== run 1 ==
## microprocessor
module microprocessor(clk, rst, outputPorts, inputPorts, imem_addr, imem_data, dmem_addr, dmem_we, dmem_wdata, dmem_rdata);
	parameter BUS_SIZE = 32;
	parameter DIR_SIZE = BUS_SIZE;
	parameter OPC_SIZE = BUS_SIZE; 
	parameter DIR_SIZE_INTERNAL = 5;  
	input clk;
	input rst;
	input [1:0] inputPorts;
	output [7:0] outputPorts;
	output [7:0] imem_addr;
	input [31:0] imem_data;
	output [7:0] dmem_addr;
	output dmem_we;
	output [31:0] dmem_wdata;
	input [31:0] dmem_rdata;
	wire MemaReg;
	wire rst_n;
	wire enWrSram;
	wire [2 : 0] ALUSelector;
	wire enWriteMemory;
	wire branch;
	wire jump;
	wire enablePC;
	wire fteALU;
	wire regDst;
	wire [OPC_SIZE - 1 : 0] opCode;
	wire flagZ;
	wire [1:0] dirSelPC;
	wire [BUS_SIZE - 1 : 0] outMemory;
	wire [BUS_SIZE - 1 : 0] DRB_reg_file;
	wire [BUS_SIZE - 1 : 0] ALU_res;	
	assign rst_n = rst;
	data_path #(.BUS_SIZE(BUS_SIZE), .DIR_SIZE(DIR_SIZE)) myData(
		.opCode(opCode),
		.MemaReg(MemaReg),
		.enWrSram(enWrSram),
		.ALUSelector(ALUSelector),
		.enablePC(enablePC),
		.fteALU(fteALU),
		.clk(clk),
		.rst(rst_n),
		.regDst(regDst),
		.dirSelPC(dirSelPC),
		.flagZ(flagZ),
		.ALU_res_memory(ALU_res),
		.outMemory_memory(outMemory),
		.DRB_reg_file_memory(DRB_reg_file),
		.imem_addr(imem_addr),
		.imem_data(imem_data)
	);
	control_path #(.BUS_SIZE(BUS_SIZE), .DIR_SIZE(DIR_SIZE)) myControl(
		.opCode(opCode[31:26]),
		.functionCode(opCode[5:0]),
		.MemaReg(MemaReg),
		.enWrSram(enWrSram),
		.ALUSelector(ALUSelector),
		.enWriteMemory(enWriteMemory),
		.fteALU(fteALU),
		.enablePC(enablePC),
		.clk(clk),
		.rst(rst_n),
		.regDst(regDst),
		.dirSelPC(dirSelPC),
		.flagZ(flagZ)	
	);
	wire [7:0] dirmemory;
  ...
Size in the first run: about 4700 cells after synthesis, ~130 I/O pins.
export LEC_CHECK = 0
export ABC_AREA = 0
export CAP_MARGIN = 20
export CELL_PAD_IN_SITES_GLOBAL_PLACEMENT = 1
export CORE_MARGIN = 2
export CORE_UTILIZATION = 72
export CTS_CLUSTER_SIZE = 47
export GPL_ROUTABILITY_DRIVEN = 1
export PLACE_DENSITY = 0.93
export SETUP_SLACK_MARGIN = 0.34
export SLEW_MARGIN = 35
export TNS_END_PERCENT = 35
create_clock -name core_clock -period 3.18 [get_ports {clk}]
run.sh (not shown) runs the stock make flow with config.mk's settings and CLKGATE_MAP_FILE=.
From the logs: run 1 reached the end of the flow and failed the layout checks with negative setup slack.
Edits applied to the flow inputs when going from run 1 to run 2:
Settings: CTS_CLUSTER_SIZE: 47 -> 58; SETUP_SLACK_MARGIN: 0.34 -> unset; PLACE_DENSITY_LB_ADDON: unset -> 0.27; ABC_AREA: 0 -> 1; TNS_END_PERCENT: 35 -> unset; CELL_PAD_IN_SITES_GLOBAL_PLACEMENT: 1 -> unset; PLACE_DENSITY: 0.93 -> unset; SLEW_MARGIN: 35 -> 20; CORE_UTILIZATION: 72 -> 70; GPL_ROUTABILITY_DRIVEN: 1 -> unset; HOLD_SLACK_MARGIN: unset -> 0.29; the clock period (ns, I/O delays scaled along): 3.18 -> 2.79.
[summary]
The layout from run 2, despite a flow that completed every stage, fails the layout checks, with the failing checks listed as negative setup slack.
Going from run 1 to run 2, area added between synthesis and finish grows by 3.6 points.
Taking run 1 as the reference, in run 2 vertical die dimension rose 8.7 um, area of the synthesized netlist per yosys stat rose by 3.0%.
diff inputs: run 2 => run 3
Settings: HOLD_SLACK_MARGIN: 0.29 -> unset; ABC_AREA: 1 -> 0; PLACE_DENSITY_LB_ADDON: 0.27 -> 0.0; SETUP_SLACK_MARGIN: unset -> 0.79.
[summary]
From the logs: run 2 reached the end of the flow and failed the layout checks with negative setup slack.
In the summary table, run 3 is marked failed, with error ODB-0269 raised in global routing (5_1_grt).
Compared with run 2, in run 3 area share of fa/ha/maj cells after synthesis closely matched the old numbers, number of distinct standard cells referenced by the synthesized netlist increased by 43 relative to the old numbers, simple-gate portion of the synthesized area decreased by 9.1 points relative to the old numbers.
The number of standard cells after synthesis of run 3 falls short of that of run 2 by 2575.
[compare] base=run 2 new=run 3: post-synthesis average cell area higher, area fraction in xor and xnor cells shows an increase of 0.73 points.
Number of buffers added to fix hold violations after cts in run 3 is 2 lower than in run 2
Horizontal die dimension came out lower on run 3 than on run 2.
Edits applied to the flow inputs when going from run 3 to run 4:
Settings: removing PLACE_DENSITY_LB_ADDON (formerly 0.0); removing SETUP_SLACK_MARGIN (formerly 0.79); removing CTS_CLUSTER_SIZE (formerly 58); changing CORE_UTILIZATION from 70 to 40; removing ABC_AREA (formerly 0); changing the clock period (ns, I/O delays scaled along) from 2.79 to 4.57.
### Flow results
The die height in run 4 sits about 30% above the value recorded for run 3. STATUS worst setup slack after placement: run 4 wins against run 3. [compare] base=run 3 new=run 4: proportion of synthesized area in mux cells held, standard-cell row count went up about 33%. Between run 4 and run 3, die width is higher for run 4, run 3 comes in under that. Last weighted congestion value of the routability-driven placer, run 4 vs run 3: down by a few percent. Any difference in number of hold buffers added after CTS between run 4 and run 3 is small enough to ignore. Number of clock buffers inserted by TritonCTS grows by a little under 10% when moving from run 3 to run 4. Diff run 4..run 3 | post-synthesis instance total | negligible. Every stage of the flow completed for run 4, and the final layout passed the timing, design-rule and antenna checks.
